== v29 ==
// processor
module processor(
  input clk,
  input rst,
  input [31:0] instruction,
  output [31:0] instruction_addr);
Settings: LEC_CHECK=0, CAP_MARGIN=20, CORE_MARGIN=2, CORE_UTILIZATION=66, CTS_CLUSTER_SIZE=58, SLEW_MARGIN=20; clock period 7.12 ns.
run.sh (not shown) runs the stock make flow with config.mk's settings and CLKGATE_MAP_FILE=.
The flow completed for v29, but it is not clean: the layout still shows negative setup slack.
What v31 does differently from v29 at the input level:
Settings: changing CORE_UTILIZATION from 66 to 70; setting MAX_ROUTING_LAYER to met4 for the first time; setting PLACE_DENSITY to 0.64 for the first time; changing CTS_CLUSTER_SIZE from 58 to 36; changing the clock period (ns, I/O delays scaled along) from 7.12 to 8.77.
[summary]
As the logs show, v31 stopped at global routing after a tool error, so it never reached the end of the flow.
Re half-perimeter wire length after detailed placement: v31 is 5.4% up on v29.
Compared with v29, in v31 number of hold buffers added after CTS held, die area went down about 5.6%, placed standard-cell area went down 0.90%, x dimension of the die went down about 3%, number of buffers created by CTS went down 1.
Number of cells upsized or downsized after cts on v31 is up relative to v29.
Routability congestion estimate (lower): v29
For the worst-case setup slack after placement, v31 came in 1.24 ns higher than v29 did.


08-04:
processor again, from the RTL that the note above started with.
Settings: LEC_CHECK=0, CAP_MARGIN=20, CORE_MARGIN=2, CORE_UTILIZATION=59, MAX_ROUTING_LAYER=met4, PLACE_DENSITY=0.6, SLEW_MARGIN=20; clock period 8.75 ns.
From the logs: 08-04 reached the end of the flow and failed the layout checks with negative setup slack.
Relative to 08-04, the following input files were edited for 02-26:
- ABC_AREA: unset -> 1
- CORE_ASPECT_RATIO: unset -> 1.31
- CORE_UTILIZATION: 59 -> 72
- CTS_CLUSTER_SIZE: unset -> 98
- MAX_ROUTING_LAYER: met4 -> unset
- the clock period (ns, I/O delays scaled along): 8.75 -> 5.69
## What came out
02-26 terminated abnormally: global routing reported GRT-0116. Relative to 08-04, gate count after technology mapping increased by about 80% in 02-26. Diff 08-04 -> 02-26: number of instances resized during post-cts repair grew by 210%, post-synthesis instance area grew by 7.0%, post-synthesis share of cell area spent on full adders, half adders and majority gates shrank by 1.2 points.


The RTL this note starts from:
==> flow/design.v <==
module mem_registradores(
  input         clk,
  input         w,
  input  [4:0]  dst1,
  input  [4:0]  src1,
  input  [4:0]  src2,
  output [31:0] v1,
  output [31:0] v2,
  input  [31:0] t1);
reg [31:0] memory [31:0];
assign v1 = memory[src1];
assign v2 = memory[src2];
always @(posedge clk) begin
  if (w) begin
    memory[dst1] <= t1;
  end
end
endmodule
module alu(
  input [31:0] v1,
  input [31:0] v2,
  input [4:0]  op,
  output [31:0] alu_out);
reg [31:0] alu_out_reg;
assign alu_out = alu_out_reg;
always @(v1, v2, op) begin
  case(op)
    0: alu_out_reg = v1 + v2;
    1: alu_out_reg = v1 - v2;
    2: alu_out_reg = v1 * v2;
    3: alu_out_reg = v1 << v2;
    4: alu_out_reg = v1 & v2;
    5: alu_out_reg = v1 | v2;
    default: alu_out_reg = 32'd0;
  endcase
end
endmodule
module inst_decoder(
  input [31:0] instruction,
  output b,  
  output w,  
  output [4:0] op,  
  output i,  
  output [4:0] imm,  
  output [4:0] dst1,  
  output [4:0] src1,  
  output [4:0] src2);  
  assign op   = instruction[31:27];
  assign b    = instruction[26];
  assign w    = instruction[25];
  assign i    = instruction[24];
  assign dst1 = instruction[23:19];
  assign src1 = instruction[18:14];
  assign src2 = instruction[13:9];
  assign imm  = instruction[8:4];
endmodule
module processor(
  input clk,
  input rst,
  input [31:0] instruction,
  output [31:0] instruction_addr);
  wire b, w, i;
  wire [4:0] op;
  wire [4:0] imm;
  wire [4:0] dst1;
  wire [4:0] src1;
  wire [4:0] src2;
  wire [31:0] alu_out;
  wire [31:0] t1;
  wire [31:0] v1;
  wire [31:0] v2;
  assign t1 = i ? alu_out : imm;
  reg [31:0] pc;
  assign instruction_addr = pc;
  always @(posedge clk) begin
    if (rst)
      pc <= 0;
    else if (b)
      pc <= pc + t1;
    else
      pc <= pc + 1;
  end
  mem_registradores R(
    clk,
    w,
    dst1,
    src1,
    src2,
    v1,
    v2,
    t1);
  alu A(
    v1,
    v2,
    op,
    alu_out);
  inst_decoder D(
    instruction, 
    b, 
    w, 
    op, 
    i, 
    imm, 
    dst1, 
    src1, 
    src2);
  endmodule
clock: 12.5 ns
lec_check: 0
cap_margin: 20
core_aspect_ratio: 0.68
core_margin: 2
core_utilization: 40
gpl_timing_driven: 0
hold_slack_margin: 0.27
max_routing_layer: met4
place_density: 0.6
slew_margin: 0
The starting point reached the layout checks and failed them: setup timing.
==> next run, changes <==
- CAP_MARGIN: 20 -> 10
- CELL_PAD_IN_SITES_GLOBAL_PLACEMENT: default -> 0
- CORE_ASPECT_RATIO: 0.68 -> default
- CORE_UTILIZATION: 40 -> 66
- CTS_CLUSTER_SIZE: default -> 44
- GPL_TIMING_DRIVEN: 0 -> default
- HOLD_SLACK_MARGIN: 0.27 -> default
- MAX_ROUTING_LAYER: met4 -> met5
- PLACE_DENSITY: 0.6 -> default
- SLEW_MARGIN: 0 -> 20
- clock period: 12.5 -> 6.82 ns (I/O delays scaled with it)
The changed run completed, yet does not pass: setup timing.
Non-clock buffer count climbs by 651.
Register-to-register slack degrades by 5000 ps.
Global-route usage climbs by 15 points.
Wire length drops by a little under a tenth.
Sequential cell count is unchanged.
Setup slack degrades by 3600 ps.
Clock skew climbs by 22 ps.
Synthesized area does not change.
Cell count drops by a few percent.
==> next run, changes <==
- ABC_AREA: default -> 1
- CAP_MARGIN: 10 -> 40
- CELL_PAD_IN_SITES_DETAIL_PLACEMENT: default -> 2
- CELL_PAD_IN_SITES_GLOBAL_PLACEMENT: 0 -> default
- CORE_UTILIZATION: 66 -> 24
- CTS_CLUSTER_DIAMETER: default -> 290
- CTS_CLUSTER_SIZE: 44 -> 16
- MAX_ROUTING_LAYER: met5 -> met4
- clock period: 6.82 -> 12.5 ns (I/O delays scaled with it)
Outcome: The changed run finished with capacitance limit, slew limit, setup timing left; utilization shrinks by 55 points; worst setup slack gets better by 1100 ps; routed wire length grows by 95%; die size grows to 2.9 times its value; register-to-register slack gets better by 2700 ps; non-clock buffer count shrinks by 353; area after synthesis grows by 7.0%; clock skew shrinks by 22 ps.
==> next run, changes <==
- ABC_AREA: 1 -> default
- CAP_MARGIN: 40 -> 20
- CELL_PAD_IN_SITES_DETAIL_PLACEMENT: 2 -> default
- CORE_UTILIZATION: 24 -> 64
- CTS_CLUSTER_DIAMETER: 290 -> default
- CTS_CLUSTER_SIZE: 16 -> default
- MAX_ROUTING_LAYER: met4 -> default
- clock period: 12.5 -> 8.36 ns (I/O delays scaled with it)
=> The new run completed, yet does not pass: setup timing; global-route usage went up by 17 points; non-clock buffer count went up by 355; cell area went down by 3.2%.


Setup of wip/violet:
Starts from the design.v that is shown in full above.
Settings: LEC_CHECK=0, CAP_MARGIN=20, CORE_MARGIN=2, CORE_UTILIZATION=70, CTS_CLUSTER_SIZE=36, SLEW_MARGIN=20; clock period 10.7 ns.
wip/violet: complete, dirty (negative setup slack)
Relative to wip/violet, the following input files were edited for wip/umber:
--- a/flow/config.mk
+++ b/flow/config.mk
@@ -8,5 +8,4 @@
 export CAP_MARGIN = 20
 export CORE_MARGIN = 2
-export CORE_UTILIZATION = 70
-export CTS_CLUSTER_SIZE = 36
+export CORE_UTILIZATION = 64
 export SLEW_MARGIN = 20
==> flow/constraint.sdc <==
create_clock -name core_clock -period 9.05 [get_ports {clk}]
set_input_delay 1.8100 -clock core_clock [delete_from_list [all_inputs] [get_ports {clk}]]
set_output_delay 1.8100 -clock core_clock [all_outputs]
set_load 0.01 [all_outputs]
Results
wip/umber: complete, dirty (negative setup slack)
Against wip/violet, non-clock buffer count in wip/umber rose by more than 10%.
Clock buffer and inverter area fraction after layout: wip/umber vs wip/violet — no meaningful difference
Total number of vias, wip/violet and wip/umber: smaller value in wip/umber
Edits applied to the flow inputs when going from wip/umber to wip/yarrow:
--- a/flow/config.mk
+++ b/flow/config.mk
@@ -8,4 +8,5 @@
 export CAP_MARGIN = 20
 export CORE_MARGIN = 2
-export CORE_UTILIZATION = 64
+export CORE_UTILIZATION = 40
+export PLACE_DENSITY = 0.6
 export SLEW_MARGIN = 20
==> flow/constraint.sdc <==
create_clock -name core_clock -period 12.3 [get_ports {clk}]
set_input_delay 2.4600 -clock core_clock [delete_from_list [all_inputs] [get_ports {clk}]]
set_output_delay 2.4600 -clock core_clock [all_outputs]
set_load 0.01 [all_outputs]
==> comparison <==
- Per the comparison of wip/yarrow with wip/umber, layout overhead on the synthesized area went down by 4.6 points; worst-skew pair later-pin latency now sits lower; final standard cell count with taps included and fillers excluded went up; number of clock buffers in the layout decreased 3.3%; total negative slack for setup checks shows an increase of 581.05 ns.
- Changes observed in wip/yarrow relative to wip/umber: number of buffers inserted during clock tree synthesis has increased; required time of the critical path rose 3.30 ns; pre-CTS setup slack went up 2.41 ns; fraction of area in registers shows an increase of 1.4 points.
- wip/yarrow: PASS, flow complete, no timing, DRC or antenna violations
